== v9 ==
==> flow/design.v <==
`timescale 1ns / 1ps
module TNS_dec_33(
    input wire clk,
    input wire rst_n,
    input wire [32:0] codein,
    output reg [30 - 1 : 0] dataout
    );
    wire [30 - 1 : 0] dataout_wire;
    assign dataout_wire = (codein[32]*847425747) + (codein[31]*564950498) + (codein[30]*282475249) + 
                    (codein[29]*121060821) + (codein[28]*80707214) + (codein[27]*40353607) + 
                    (codein[26]*17294403) + (codein[25]*11529602) + (codein[24]*5764801) + 
                    (codein[23]*2470629) + (codein[22]*1647086) + (codein[21]*823543) + 
                    (codein[20]*352947) + (codein[19]*235298) + (codein[18]*117649) + (codein[17]*50421) + (codein[16]*33614) + 
                    (codein[15]*16807) + (codein[14]*7203) + (codein[13]*4802) + (codein[12]*2401) + (codein[11]*1029) +
                    (codein[10]*686) + (codein[9]*343) + (codein[8]*147) + (codein[7]*98) + (codein[6]*49) +
                    (codein[5]*21) + (codein[4]*14) + (codein[3]*7) + (codein[2]*3) + (codein[1]*2) +
                    (codein[0]*1);
    always @(posedge clk or negedge rst_n) begin
        if (~rst_n) begin
            dataout <= 0;
        end
        else begin
            dataout <= dataout_wire;
        end
    end
endmodule
==> flow/config.mk <==
export PLATFORM = sky130hd
export DESIGN_NAME = TNS_dec_33
export DESIGN_NICKNAME = TNS_dec_33
export VERILOG_FILES = /design/flow/design.v
export SDC_FILE = /design/flow/constraint.sdc
export NUM_CORES = 4
export LEC_CHECK = 0
export ABC_AREA = 1
export CAP_MARGIN = 10
export CORE_MARGIN = 2
export CORE_UTILIZATION = 58
export CTS_CLUSTER_DIAMETER = 29
export CTS_CLUSTER_SIZE = 56
export MAX_ROUTING_LAYER = met5
export PLACE_DENSITY_LB_ADDON = 0.28
export SETUP_SLACK_MARGIN = 1.61
export SLEW_MARGIN = 20
export TNS_END_PERCENT = 85
==> flow/constraint.sdc <==
create_clock -name core_clock -period 6.48 [get_ports {clk}]
set_input_delay 1.2960 -clock core_clock [delete_from_list [all_inputs] [get_ports {clk}]]
set_output_delay 1.2960 -clock core_clock [all_outputs]
set_load 0.01 [all_outputs]
run.sh (not shown) runs the stock make flow with config.mk's settings and CLKGATE_MAP_FILE=.
What the final checks of v9 revealed, after a flow that finished every stage, was a layout that fails on negative setup slack.
Input changes introduced in v45 (baseline for comparison: v9):
Settings: CTS_CLUSTER_DIAMETER: 29 -> unset; PLACE_DENSITY_LB_ADDON: 0.28 -> unset; CAP_MARGIN: 10 -> 20; TNS_END_PERCENT: 85 -> unset; SETUP_SLACK_MARGIN: 1.61 -> unset; CTS_CLUSTER_SIZE: 56 -> unset; MAX_ROUTING_LAYER: met5 -> unset; CORE_UTILIZATION: 58 -> 40; the clock period (ns, I/O delays scaled along): 6.48 -> 8.8.
==> results <==
- v45 finished every stage and its layout cleared the timing, design-rule and antenna checks.
- Utilization on v45 is down relative to v9.
- v45 vs. v9: routed wire length went down by 12%.
- Per the comparison of v45 with v9, peak fanout along the critical path shows an increase of 2; non-clock buffering overhead in the final layout shows a reduction of 7.0 points; standard cell area after detailed placement shows a reduction of 8.6%; slew at the pin with the worst max-slew slack shows a reduction of 0.015 ns.
For v48, these inputs were changed with respect to v45:
Settings: CORE_UTILIZATION changed from 40 to 64; CTS_CLUSTER_SIZE newly set to 97; CTS_CLUSTER_DIAMETER newly set to 223; the clock period (ns, I/O delays scaled along) changed from 8.8 to 6.28.
==> results <==
- From the logs: v48 reached the end of the flow and failed the layout checks with negative setup slack.
- Changes observed in v48 relative to v45: cell count rose 52; post-DP HPWL rose about 2.5%.
- Re placeable core region: v48 and v45 aren't equal, and the lower value belongs to v48.
For v43, these inputs were changed with respect to v48:
Settings: a deleted ABC_AREA that had been 1; a change of CORE_UTILIZATION from 64 to 59; a deleted CTS_CLUSTER_DIAMETER that had been 223; a deleted CTS_CLUSTER_SIZE that had been 97; a change of the clock period (ns, I/O delays scaled along) from 6.28 to 5.56.
## What came out
- | v43 | all stages done | FAIL | negative setup slack |
- [v43 vs v48] area added between synthesis and finish: lower in v43
- Standard cell area after detailed placement, v43 and v48, higher one = v48.
- When the final numbers for v43 and v48 were put side by side, the met2 layer usage reported by global route turned out to be greater in v48.
- What v43 reported for cell count in the Yosys report has to be multiplied by 1.2 to get the figure for v48.
- v43 improves on v48 in global-route wire length before repair.
- Summary of v43 over v48: number of flip-flops and latches has remained practically unchanged; transition at the pin with the smallest max-transition slack now larger.
- Taking v48 as the reference, in v43 final design utilization -7.3 points, minimum setup slack after placement -1.13 ns.
Edits applied to the flow inputs when going from v43 to v18:
Settings: CELL_PAD_IN_SITES_GLOBAL_PLACEMENT: unset -> 1; the clock period (ns, I/O delays scaled along): 5.56 -> 12.0.
Notes after the runs:
v18 did not stop at any stage, and its layout met the timing, design-rule and antenna checks.
Of the two values seen for startpoint of the most critical setup path, codein[30] was produced by v43 and codein[27] by v18.
Looking at endpoint of the worst setup timing path, the dataout[27] result is from v18; the dataout[29] one comes from v43.
Sort v18 and v43 by post-cts gate resize count desc -> top: v43
Compared with v43, v18 instantiates a smaller number of standard cells.
In v18, total routing usage reported by global routing is lower than in v43.
Cell area after placement of v18 falls short of that of v43 by more than 10%.
In v18, the routed via count divided by cell count came out 2.0% above the value in v43.
Changes observed in v18 relative to v43: slew at the pin closest to its max-slew limit rose by 0.10 ns, wire length reported by the detailed router lower, worst hold margin picked up an extra 1.30 ns.
Inputs modified between v18 and v29:
Settings: SLEW_MARGIN: 20 -> 0; CTS_CLUSTER_SIZE: unset -> 43; CTS_CLUSTER_DIAMETER: unset -> 396; CORE_UTILIZATION: 59 -> 40; CELL_PAD_IN_SITES_GLOBAL_PLACEMENT: 1 -> 3; TNS_END_PERCENT: unset -> 5.
Notes after the runs:
- The lower detailed-placement wirelength estimate came out of v18.
- v29 vs v18, total track usage went down by 7.5 points.
- In v29 the via density per instance turned out about 10% lower than in v18.
- From v18 to v29 the numbers moved as follows: slew at the pin closest to its max-slew limit saw an increase; final weighted congestion of routability-driven global placement saw an increase.

* * *

Setup of build 63:
Starts from the design.v that is shown in full above.
Settings: LEC_CHECK=0, CAP_MARGIN=0, CELL_PAD_IN_SITES_GLOBAL_PLACEMENT=3, CORE_ASPECT_RATIO=1.54, CORE_MARGIN=6, CORE_UTILIZATION=40, CTS_CLUSTER_DIAMETER=99, CTS_CLUSTER_SIZE=14, HOLD_SLACK_MARGIN=0.13, PLACE_DENSITY=0.41, SLEW_MARGIN=0, TNS_END_PERCENT=5; clock period 12.0 ns.
> inputs changed (build 63 -> build 6)
# build 63
export LEC_CHECK = 0
export CAP_MARGIN = 0
export CELL_PAD_IN_SITES_GLOBAL_PLACEMENT = 3
export CORE_ASPECT_RATIO = 1.54
export CORE_MARGIN = 6
export CORE_UTILIZATION = 40
export CTS_CLUSTER_DIAMETER = 99
export CTS_CLUSTER_SIZE = 14
export HOLD_SLACK_MARGIN = 0.13
export PLACE_DENSITY = 0.41
export SLEW_MARGIN = 0
export TNS_END_PERCENT = 5
create_clock -name core_clock -period 12.0 [get_ports {clk}]
# build 6
export LEC_CHECK = 0
export ABC_AREA = 0
export CAP_MARGIN = 20
export CORE_ASPECT_RATIO = 0.5
export CORE_MARGIN = 2
export CORE_UTILIZATION = 39
export CTS_CLUSTER_SIZE = 10
export SLEW_MARGIN = 20
export TNS_END_PERCENT = 10
create_clock -name core_clock -period 12.0 [get_ports {clk}]
Results
Build 6: flow completed, timing, DRC and antenna clean
Final cell count was lower in the run labelled build 63.
Taking build 63 as the reference point, the final period utilization of build 6 rises by 0.55 points.
Looking at build 63 and build 6, the design area is a wash.
In the tables for build 63 and build 6, worst setup slack before clock tree synthesis reads higher with build 6.
Input-level comparison between build 96 and build 6:
# build 6
export LEC_CHECK = 0
export ABC_AREA = 0
export CAP_MARGIN = 20
export CORE_ASPECT_RATIO = 0.5
export CORE_MARGIN = 2
export CORE_UTILIZATION = 39
export CTS_CLUSTER_SIZE = 10
export SLEW_MARGIN = 20
export TNS_END_PERCENT = 10
create_clock -name core_clock -period 12.0 [get_ports {clk}]
# build 96
export LEC_CHECK = 0
export CAP_MARGIN = 20
export CELL_PAD_IN_SITES_GLOBAL_PLACEMENT = 0
export CORE_ASPECT_RATIO = 1.54
export CORE_MARGIN = 10
export CORE_UTILIZATION = 40
export CTS_CLUSTER_DIAMETER = 99
export CTS_CLUSTER_SIZE = 14
export PLACE_DENSITY = 0.41
export SLEW_MARGIN = 0
export TNS_END_PERCENT = 5
create_clock -name core_clock -period 12.0 [get_ports {clk}]
## What came out
- [build 96 vs build 6] global-route wire length before repair: higher in build 96
- Cmp build 96 vs build 6: global-route usage lower in build 96
- Diff build 6 -> build 96 | met2 layer wire length in the routed design | up by more than a quarter
- The launch point of the critical path comes out codein[27] in one run and codein[32] in the other, namely in build 96 and build 6 respectively.
- Any difference in simple-gate share of the synthesized area between build 6 and build 96 is small enough to ignore.
- Going from build 6 to build 96, final period utilization shrinks by 1.0 points.

* * *

// TNS_dec_33: RTL as listed in full above, without the edits since
Settings: LEC_CHECK=0, ABC_AREA=0, CAP_MARGIN=20, CORE_MARGIN=2, CORE_UTILIZATION=24, CTS_CLUSTER_SIZE=10, PLACE_DENSITY=0.9, SLEW_MARGIN=20, TNS_END_PERCENT=10; clock period 12.0 ns.
The first run finished with timing, DRC and antenna clean.
Then changed:
CORE_ASPECT_RATIO = 0.5   (was default)
CORE_MARGIN = 6   (was 2)
CORE_UTILIZATION = 61   (was 24)
PLACE_DENSITY = default   (was 0.9)
Effect:
- The new run completed with no timing, DRC or antenna violations
- final area falls by 3.8%
- worst setup slack gets worse by 0.088 ns
- core utilization rises by 43 points
- sequential cell count is unchanged
Then changed:
CORE_ASPECT_RATIO = default   (was 0.5)
CORE_MARGIN = 2   (was 6)
CORE_UTILIZATION = 40   (was 61)
CTS_CLUSTER_DIAMETER = 375   (was default)
CTS_CLUSTER_SIZE = 100   (was 10)
After rerunning:
- final cell count grows by 10%
- final area grows by about 1.6%
- setup slack gains 0.19 ns
- non-clock buffer count grows by 2
- global-route usage shrinks by 5.2 points
- synthesized area is unchanged
- fmax grows by 2.0%
- clock-buffer cell count is unchanged
- routed wire length barely changes
Then changed:
ABC_AREA = default   (was 0)
CELL_PAD_IN_SITES_GLOBAL_PLACEMENT = 3   (was default)
CORE_MARGIN = 10   (was 2)
CTS_CLUSTER_DIAMETER = 396   (was 375)
CTS_CLUSTER_SIZE = 14   (was 100)
PLACE_DENSITY = 0.41   (was default)
SLEW_MARGIN = 0   (was 20)
TNS_END_PERCENT = 5   (was 10)
What happened:
- wire length goes up by 13%
- die size is higher by about 20%
- count of clock-buffer cells in the layout came out lower by 2
- cell count is unchanged
- area after synthesis stays the same
- via count is about the same
- flip-flop count stays the same
- non-clock buffer count is higher by 1
- final area stays the same
